Setup of alpha:
// ALU_TOP
module ALU_TOP #(parameter width = 16)(
    input [width - 1:0] A,
    input [width - 1:0] B,
    input [3:0] ALU_FUN,
    input clk,rst,
    output  [width - 1:0] Arith_OUT,
    output  Carry_OUT,
    output  Arith_Flag,
    output  [width - 1:0] Logic_OUT,
    output  Logic_Flag,
    output  [width - 1:0] CMP_OUT,
    output  CMP_Flag,
    output  [width - 1:0] Shift_OUT,
    output  Shift_Flag
    );
wire [3:0] enables;
decoder d0 (ALU_FUN[3:2],enables);
ARITHMATIC_UNIT #(width) d1 (A,B,ALU_FUN[1:0],clk,rst,enables[3],Arith_OUT,Carry_OUT,Arith_Flag);
Logic_Unit #(width) d2 (A,B,ALU_FUN[1:0],clk,rst,enables[2],Logic_OUT,Logic_Flag);
CMP_Unit #(width) d3 (A,B,ALU_FUN[1:0],clk,rst,enables[1],CMP_OUT,CMP_Flag);
Shift_Unit #(width) d4 (A,B,ALU_FUN[1:0],clk,rst,enables[0],Shift_OUT,Shift_Flag);
endmodule
Size: roughly 2400 cells after synthesis, ~55 flip-flops, ~110 I/O pins, about 0.016 mm² of cells after synthesis.
Settings: LEC_CHECK=0, ABC_AREA=1, CAP_MARGIN=20, CELL_PAD_IN_SITES_GLOBAL_PLACEMENT=1, CORE_ASPECT_RATIO=0.5, CORE_MARGIN=7, CORE_UTILIZATION=60, CTS_CLUSTER_DIAMETER=287, CTS_CLUSTER_SIZE=100, SLEW_MARGIN=40, TNS_END_PERCENT=5; clock period 33.0 ns.
run.sh (not shown) runs the stock make flow with config.mk's settings and CLKGATE_MAP_FILE=.
### alpha -> beta
Settings: TNS_END_PERCENT: 5 -> unset; CORE_UTILIZATION: 60 -> 59; CTS_CLUSTER_DIAMETER: 287 -> unset; SLEW_MARGIN: 40 -> 20; CORE_ASPECT_RATIO: 0.5 -> unset; CELL_PAD_IN_SITES_GLOBAL_PLACEMENT: 1 -> unset; CORE_MARGIN: 7 -> 2; CTS_CLUSTER_SIZE: 100 -> unset; ABC_AREA: 1 -> unset; the clock period (ns, I/O delays scaled along): 33.0 -> 18.1.
### Flow results
- Number of standard cells in the final layout excluding fillers delta for beta relative to alpha: 270 higher
- Compare beta and alpha | maximum fanout along the worst path lower: beta
- Lower total half-perimeter wirelength after legalization and detailed placement was reported by alpha, not beta.
- Relative contribution of sequential cells to total power ends up higher on alpha.
- beta ran in full, but the layout does not pass; the checks complain about negative setup slack.
### beta -> gamma
Settings: swapping 59 for 40 in CORE_UTILIZATION; swapping 18.1 for 33.0 in the clock period (ns, I/O delays scaled along).
Results
gamma: PASS, flow complete, no timing, DRC or antenna violations. Diff beta..gamma | inverter tally of the final layout excluding the clock network | negligible. On smallest setup slack after layout, gamma does better than beta. Compared with beta, gamma shows number of global-route vias before repair lower by about 20%. Measured against each other, beta and gamma differ in fraction of area in registers, the higher figure coming from gamma.
diff inputs: gamma => delta
Settings: CTS_CLUSTER_DIAMETER now 287, previously not set; ABC_AREA now 1, previously not set; CORE_UTILIZATION now 48, was 40; CELL_PAD_IN_SITES_GLOBAL_PLACEMENT now 1, previously not set; CTS_CLUSTER_SIZE now 100, previously not set; CORE_MARGIN now 4, was 2; SLEW_MARGIN now 0, was 20; TNS_END_PERCENT now 5, previously not set.
In delta the simple-gate share of the synthesized area turned out 3.8 points higher than in gamma.
Delta(share of synthesized cell area in full adder, half adder and majority cells, delta - gamma) > 0
The power consumption in delta was lower than what gamma gave.
Cmp gamma and delta / worst hold slack / higher: gamma
| detailed-route wire length per cell | higher: gamma |
Delta(count of different cell masters after synthesis, delta - gamma) < 0
delta vs gamma on clock network fraction of total power: delta is the higher one.
Diff gamma -> delta: clock period minus final worst setup slack dropped 0.93 ns, fraction of area in registers climbed 0.24 points.

* * *

Setup of run A:
Starting RTL as in the previous note.
Settings: LEC_CHECK=0, ABC_AREA=1, CAP_MARGIN=20, CORE_MARGIN=2, CORE_UTILIZATION=72, CTS_CLUSTER_DIAMETER=27, CTS_CLUSTER_SIZE=72, PLACE_DENSITY=0.37, SETUP_SLACK_MARGIN=-0.79, SLEW_MARGIN=40; clock period 16.8 ns.
Run A: it failed with a tool error in global routing, so there are no final results.
For run B, these inputs were changed with respect to run A:
- SETUP_SLACK_MARGIN removed (was -0.79)
- PLACE_DENSITY removed (was 0.37)
- ABC_AREA removed (was 1)
- SLEW_MARGIN changed from 40 to 20
- CORE_UTILIZATION changed from 72 to 40
- CTS_CLUSTER_SIZE removed (was 72)
- CTS_CLUSTER_DIAMETER removed (was 27)
- the clock period (ns, I/O delays scaled along) changed from 16.8 to 32.5
### Flow results
NOTE die size run A->run B increased by more than half. Run A → run B: count of instantiated cells in the yosys netlist shows a reduction of 286; adder-cell area share of the yosys netlist shows a reduction of 0.21 points. Comparing total cell area reported by yosys after synthesis for run B and run A, the smaller number came from run A. Of run B and run A, only run A never reached the final stage. Comparing the two runs side by side, run B comes out ahead of run A on post-place setup slack. Changes observed in run B relative to run A: AND-OR/OR-AND share of the synthesized area moved up; die width climbed 52 microns. Post-synthesis sequential area ratio delta (run B -> run A): insignificant. Sort run B and run A by standard cell area after detailed placement desc -> top: run A. Taking run B as 1.0, run A lands at 1.08 on total placed cells including tap cells.
diff inputs: run B => run C
- an added CTS_CLUSTER_DIAMETER of 49
- an added SETUP_SLACK_MARGIN of 5.0
- a change of CORE_UTILIZATION from 40 to 58
- a change of the clock period (ns, I/O delays scaled along) from 32.5 to 18.1
Notes after the runs:
Summary across run B and run C: the single failing run is run C. In run C the implementation completed, yet the final layout does not meet the checks, the culprit being negative setup slack. In terms of chip area in the Yosys report, run B and run C differ only marginally. Compared with run B, placement density in the core of run C is higher. [compare] base=run B new=run C: number of buffers inserted by port buffering comparable; final cell count now larger; worst path buffer plus inverter count now larger; number of iterations in the first detailed-routing pass now larger; cell area after layout now larger. Going from run B to run C, the number of buffers other than clock buffers in the final layout was found to have gone up by about 100%. Relative to run B, run C degrades setup slack. Compared with run B, run C shows a lower area inside the core boundary.
--- input diff run C..run D ---
- swapping 58 for 68 in CORE_UTILIZATION
- clearing SETUP_SLACK_MARGIN, which used to be 5.0
- clearing CTS_CLUSTER_DIAMETER, which used to be 49
- swapping 18.1 for 16.8 in the clock period (ns, I/O delays scaled along)
## What came out
Flow for run D halted at clock tree synthesis, error code DPL-0033.
Run D vs. run C: pre-CTS worst setup slack decreased by 1.32 ns relative to the old numbers; number of rows created at floorplan lost 5; core utilization at floorplan grew by 11 points.
Global placement routability congestion in run D is 0.078 higher than in run C
Number of distinct library cells after synthesis across run C and run D: no real change.
Diff run C -> run D | height of the chip | decrease of 7.5%
From run C to run D, synthesis-stage register bit count did not move at all.
The run showing the greater number of cells after detailed placement is run C.
Re fraction of synthesized area in multiplexers: no difference whatsoever between run C and run D.
Total die size, run C and run D: smaller value in run D
Max die width across run C and run D: run C
Power and IR drop assume default switching activity.
